==> run a <==
==> flow/design.v (excerpt) <==
module top_logic(  
		clk,
		rst,
		frz,
		level,
		Dout,
		vsync,
		hsync,
		VGA_R,
		VGA_G,
		VGA_B,
		BTNU,
		BTND,
		BTNL,
		BTNR,
        seven_seg,
        sel,
        pattern_select,
         I_spi_miso,
         O_spi_sck,
         O_spi_cs,
         O_spi_mosi
);
clock: 13.1 ns
lec_check: 0
abc_area: 1
cap_margin: 20
core_margin: 2
core_utilization: 72
cts_cluster_diameter: 254
place_density: 0.35
setup_slack_margin: 1.64
slew_margin: 20
run.sh (not shown) runs the stock make flow with config.mk's settings and CLKGATE_MAP_FILE=.
==> run b (differences from run a) <==
Settings changed: ABC_AREA 1 to not set, CTS_CLUSTER_DIAMETER 254 to 94, MAX_ROUTING_LAYER set to met4, PLACE_DENSITY 0.35 to not set, SETUP_SLACK_MARGIN 1.64 to -0.68.
==> flow/constraint.sdc (replaced) <==
create_clock -name core_clock -period 11.6 [get_ports {clk}]
set_input_delay 2.3200 -clock core_clock [delete_from_list [all_inputs] [get_ports {clk}]]
set_output_delay 2.3200 -clock core_clock [all_outputs]
set_load 0.01 [all_outputs]
==> run c (differences from run a) <==
Settings changed: ABC_AREA 1 to not set, CORE_UTILIZATION 72 to 59, CTS_CLUSTER_DIAMETER 254 to not set, CTS_CLUSTER_SIZE set to 97, PLACE_DENSITY 0.35 to not set, SETUP_SLACK_MARGIN 1.64 to not set.
==> flow/constraint.sdc (replaced) <==
create_clock -name core_clock -period 12.8 [get_ports {clk}]
set_input_delay 2.5600 -clock core_clock [delete_from_list [all_inputs] [get_ports {clk}]]
set_output_delay 2.5600 -clock core_clock [all_outputs]
set_load 0.01 [all_outputs]
==> summary.txt <==
Summary of implementation figures.

Status
The run finished, with violations left. The violated checks flagged are setup timing.

Cells and area
The area taken by flip-flops and latches is roughly 6000 um^2. The fraction of the core area covered by cells at the end of the flow is between 70% and 80%. The combined area of the multi-input logic cells is 89500 um^2.

The count of cells in the finished layout, fillers not included, comes to 14891.

Critical path
OpenSTA lists the critical path startpoint as VGA.vcount[1].

Synthesis
The synthesized netlist handed to floorplanning was reported with a cell count of 12136. The number of nets at floorplan is ~16000. In the Yosys stats the netlist draws on approximately 97 distinct library cells. Each instance of the synthesized netlist takes up on average 8.90 um^2.

Final timing
After layout, the worst setup slack is -1.81 ns. The last timing report of the flow puts the setup violation total at 35.

Die
The number of placement rows is between 100 and 150.
Source of the figures above: run b

==> summary.txt <==
Summary of implementation figures.

Synthesis
The distinct cell type count after synthesis is 97. The instance tally after logic synthesis is around 12000. Synthesis produced a netlist with a net count of ~16000.

Cells and area
The fraction of the core area covered by cells at the end of the flow is about 65%. The final non-filler cell total is about 15000. The sequential cells in the finished layout cover a total of about 6100 um^2. The combined area of the multi-input logic cells is around 89000 um^2.

Final timing
The worst-case setup margin in the final layout is -0.673 ns. The final-report setup violation count is 2.

Status
The run finished, with violations left. In this run the layout check failures are setup timing.

Die
The number of placement rows is between 150 and 200.

Critical path
According to the timing report, the critical path is launched from VGA.movebullet1.y[2].
Source of the figures above: run c

==> summary.txt <==
Summary of implementation figures.

Die
The number of placement rows is between 100 and 150.

Status
The run finished with no timing, DRC or antenna violations.

Cells and area
The area taken by flip-flops and latches is 6140 um^2. The combined area of the multi-input logic cells is 92600 um^2. The count of cells in the finished layout, fillers not included, comes to between 15000 and 20000.

The final layout net count is between 15000 and 20000. The fraction of the core area covered by cells at the end of the flow is approximately 77%.

Synthesis
The instance tally after logic synthesis is 14146. The distinct cell type count after synthesis is 68. For reference, the post-synthesis area per instance comes to approximately 8 um^2.

When the netlist entered floorplanning its net count stood at roughly 18000.

Critical path
The first element of the critical path is VGA.movebullet1.y[3].

Final timing
Setup violations remaining at the end of the flow were counted as 0.
Source of the figures above: run a


---

==> v7 <==
top_logic again, from the RTL that the note above started with.
Settings: LEC_CHECK=0, ABC_AREA=0, CAP_MARGIN=20, CELL_PAD_IN_SITES_GLOBAL_PLACEMENT=0, CORE_ASPECT_RATIO=1.01, CORE_MARGIN=2, CORE_UTILIZATION=72, PLACE_DENSITY=0.69, SETUP_SLACK_MARGIN=0.37, SLEW_MARGIN=15, TNS_END_PERCENT=85; clock period 12.5 ns.
==> v13 (differences from v7) <==
Settings changed: ABC_AREA 0 to 1, CORE_UTILIZATION 72 to 44, SETUP_SLACK_MARGIN 0.37 to 5.0, SLEW_MARGIN 15 to 35.
==> flow/constraint.sdc (replaced) <==
create_clock -name core_clock -period 19.9 [get_ports {clk}]
set_input_delay 3.9800 -clock core_clock [delete_from_list [all_inputs] [get_ports {clk}]]
set_output_delay 3.9800 -clock core_clock [all_outputs]
set_load 0.01 [all_outputs]
==> impl_metrics.toml <==
# generated from flow reports
[final_timing]
fin_tns_setup_ns = -1.84
setup_viol = 2
fin_ws_ns = -0.928
fmax_ghz = 0.0745

[place]
post_dp_cell_area_sq_mm = 0.114

[setup_path]
crit_path_end = "VGA.bullet1.color[10]"

[synthesis]
mux_share_pct = 0.496

[route]
routedWlPerCell_um = 19.8

[status]
check-failures = "negative setup slack"
outcome = "complete, but fails checks"

[floorplanning]
fp-row-count = 142

[finish]
fillerInstances = 10200

[global_route]
grt_pass1_wl_mm = 474
[end of results for v7]
==> impl_metrics.toml <==
# generated from flow reports
[final_timing]
fin_tns_setup_ns = 0
fmax_ghz = 0.0711

[synthesis]
netlist.area_leader.share_pct = 41.8

[status]
outcome = "no timing/DRC/antenna violations"

[clock_network]
numCtsBuffers = 38

[finish]
fillerInstances = 25500
largestClassByArea = "logic gates"

[route]
routedWlPerCell_um = 16.5
top_layer_used = "met4"

[place]
post_dp_cell_area_sq_mm = 0.118
[end of results for v13]

---

==> inputs of run Y <==
Starting RTL as in the previous note.
Settings: LEC_CHECK=0, CAP_MARGIN=20, CORE_MARGIN=2, CORE_UTILIZATION=72, CTS_CLUSTER_DIAMETER=43, HOLD_SLACK_MARGIN=-0.08, MAX_ROUTING_LAYER=met4, SETUP_SLACK_MARGIN=1.63, SLEW_MARGIN=20; clock period 12.2 ns.
==> inputs of run M, as changes to run Y <==
Settings changed: ABC_AREA set to 1, CELL_PAD_IN_SITES_GLOBAL_PLACEMENT set to 1, CORE_UTILIZATION 72 to 58, CTS_CLUSTER_DIAMETER 43 to not set, HOLD_SLACK_MARGIN -0.08 to not set, MAX_ROUTING_LAYER met4 to not set, SETUP_SLACK_MARGIN 1.63 to not set.
==> flow/constraint.sdc (replaced) <==
create_clock -name core_clock -period 20.0 [get_ports {clk}]
set_input_delay 4.0000 -clock core_clock [delete_from_list [all_inputs] [get_ports {clk}]]
set_output_delay 4.0000 -clock core_clock [all_outputs]
set_load 0.01 [all_outputs]
==> summary of the runs <==
Run M completed with no timing, DRC or antenna violations. Run Y completed and failed the layout checks on setup timing.
Against run Y, the global-route usage of run M is lower by 9.5 points.
In run M the die area is higher than in run Y, by 30%.
Of run M and run Y, run M has the higher sequential share of layout area (gap 0.084 points).
In run M the count of clock-buffer cells in the layout is lower than in run Y, by 6.
Against run M, the setup slack of run Y is worse by 6500 ps.

---

==> willow: inputs <==
top_logic again, from the RTL that the note above started with.
==> flow/config.mk <==
export PLATFORM = sky130hd
export DESIGN_NAME = top_logic
export DESIGN_NICKNAME = top_logic
export VERILOG_FILES = /design/flow/design.v
export SDC_FILE = /design/flow/constraint.sdc
export NUM_CORES = 4
export LEC_CHECK = 0
export ABC_AREA = 1
export CAP_MARGIN = 20
export CELL_PAD_IN_SITES_GLOBAL_PLACEMENT = 0
export CORE_ASPECT_RATIO = 1.01
export CORE_MARGIN = 2
export CORE_UTILIZATION = 71
export CTS_CLUSTER_SIZE = 72
export HOLD_SLACK_MARGIN = -0.1
export MAX_ROUTING_LAYER = met4
export PLACE_DENSITY = 0.69
export SETUP_SLACK_MARGIN = 5.0
export SLEW_MARGIN = 20
export TNS_END_PERCENT = 85
==> flow/constraint.sdc <==
create_clock -name core_clock -period 20.8 [get_ports {clk}]
set_input_delay 4.1600 -clock core_clock [delete_from_list [all_inputs] [get_ports {clk}]]
set_output_delay 4.1600 -clock core_clock [all_outputs]
set_load 0.01 [all_outputs]
==> delta: changes against willow <==
- CAP_MARGIN: 20 -> 5
- CELL_PAD_IN_SITES_GLOBAL_PLACEMENT: 0 -> default
- CORE_ASPECT_RATIO: 1.01 -> 0.56
- CORE_UTILIZATION: 71 -> 66
- CTS_CLUSTER_SIZE: 72 -> default
- HOLD_SLACK_MARGIN: -0.1 -> default
- MAX_ROUTING_LAYER: met4 -> default
- PLACE_DENSITY: 0.69 -> default
- SETUP_SLACK_MARGIN: 5.0 -> default
- TNS_END_PERCENT: 85 -> 5
==> flow/constraint.sdc (replaced) <==
create_clock -name core_clock -period 9.17 [get_ports {clk}]
set_input_delay 1.8340 -clock core_clock [delete_from_list [all_inputs] [get_ports {clk}]]
set_output_delay 1.8340 -clock core_clock [all_outputs]
set_load 0.01 [all_outputs]
==> umber: changes against willow <==
- CELL_PAD_IN_SITES_GLOBAL_PLACEMENT: 0 -> default
- CORE_ASPECT_RATIO: 1.01 -> 0.71
- CORE_UTILIZATION: 71 -> 72
- CTS_CLUSTER_SIZE: 72 -> default
- HOLD_SLACK_MARGIN: -0.1 -> default
- MAX_ROUTING_LAYER: met4 -> default
- PLACE_DENSITY: 0.69 -> default
- PLACE_DENSITY_LB_ADDON: default -> 0.0
- SETUP_SLACK_MARGIN: 5.0 -> 1.64
- TNS_END_PERCENT: 85 -> default
==> flow/constraint.sdc (replaced) <==
create_clock -name core_clock -period 9.47 [get_ports {clk}]
set_input_delay 1.8940 -clock core_clock [delete_from_list [all_inputs] [get_ports {clk}]]
set_output_delay 1.8940 -clock core_clock [all_outputs]
set_load 0.01 [all_outputs]
==> sierra: changes against willow <==
- ABC_AREA: 1 -> default
- CAP_MARGIN: 20 -> 30
- CELL_PAD_IN_SITES_GLOBAL_PLACEMENT: 0 -> default
- CORE_ASPECT_RATIO: 1.01 -> default
- CORE_UTILIZATION: 71 -> 72
- CTS_CLUSTER_DIAMETER: default -> 258
- CTS_CLUSTER_SIZE: 72 -> default
- HOLD_SLACK_MARGIN: -0.1 -> default
- MAX_ROUTING_LAYER: met4 -> default
- PLACE_DENSITY: 0.69 -> default
- SETUP_SLACK_MARGIN: 5.0 -> 1.51
- TNS_END_PERCENT: 85 -> default
==> flow/constraint.sdc (replaced) <==
create_clock -name core_clock -period 12.0 [get_ports {clk}]
set_input_delay 2.4000 -clock core_clock [delete_from_list [all_inputs] [get_ports {clk}]]
set_output_delay 2.4000 -clock core_clock [all_outputs]
set_load 0.01 [all_outputs]
==> comparison <==
Core utilization, lowest first: willow, delta, sierra.
sierra ran to the end with violations: setup timing. umber failed in global routing. delta ran to the end with violations: setup timing. willow ran to the end with no violations.
Final cell count: sierra < willow < delta.
The lowest hold slack belongs to sierra, the highest to delta.
The lowest worst setup slack belongs to delta, the highest to willow.
Die area: sierra is smaller than delta (about 12%).
Sequential share of layout area: willow > sierra > delta.
Of willow and sierra, willow has the higher synthesized cell count (gap 17%, measured against sierra).
In sierra the clock-buffer cell count is higher than in delta, by 1.
==> figures <==
Worst slack at placement: umber -3670 ps; willow 5920 ps; sierra -2080 ps; delta -4000 ps
Depth of the critical timing path with buffers and inverters included: umber -; willow 57; sierra 55; delta 62
Worst stage delay on the critical path: umber -; willow 810 ps; sierra 600 ps; delta 610 ps
Hpwl dp: umber 337,000 microns; willow 272,000 microns; sierra 243,000 microns; delta 349,000 microns
Final instance area: umber -; willow 0.117 sq mm; sierra 0.120 sq mm; delta 0.134 sq mm
Setup Skew: umber -; willow 28.8 ps; sierra 24.6 ps; delta 43.5 ps
Max-cap violation count: umber -; willow 0; sierra 0; delta 0
Post-cts sizing count: umber 534; willow 0; sierra 369; delta 171
Worst hold slack: umber -; willow 456 ps; sierra 423 ps; delta 457 ps
Element type at the critical path end: umber -; willow flip-flop; sierra flip-flop; delta flip-flop
Die Wd: umber 475 microns; willow 401 microns; sierra 391 microns; delta 557 microns
CTS tree: umber -; willow built; sierra built; delta built
Cell count in the Yosys report: umber 14,100; willow 14,100; sierra 12,100; delta 14,100
Cell Count, Final, Fillers Out: umber -; willow 16,200; sierra 14,800; delta 18,300
Post-CTS setup-driven buffer insertion count: umber 122; willow 0; sierra 102; delta 42
Outcome: umber aborted with a tool error; willow no timing/DRC/antenna violations; sierra finished with violations; delta finished with violations
Last stage reached: umber global routing; willow -; sierra -; delta -
Layout check failures: umber -; willow -; sierra setup timing; delta setup timing
Top routing layer used: umber -; willow met4; sierra met5; delta met5
WP buf/inv: umber -; willow 10; sierra 11; delta 12
Detail Route met2 WL: umber -; willow 156,000 microns; sierra 142,000 microns; delta 161,000 microns
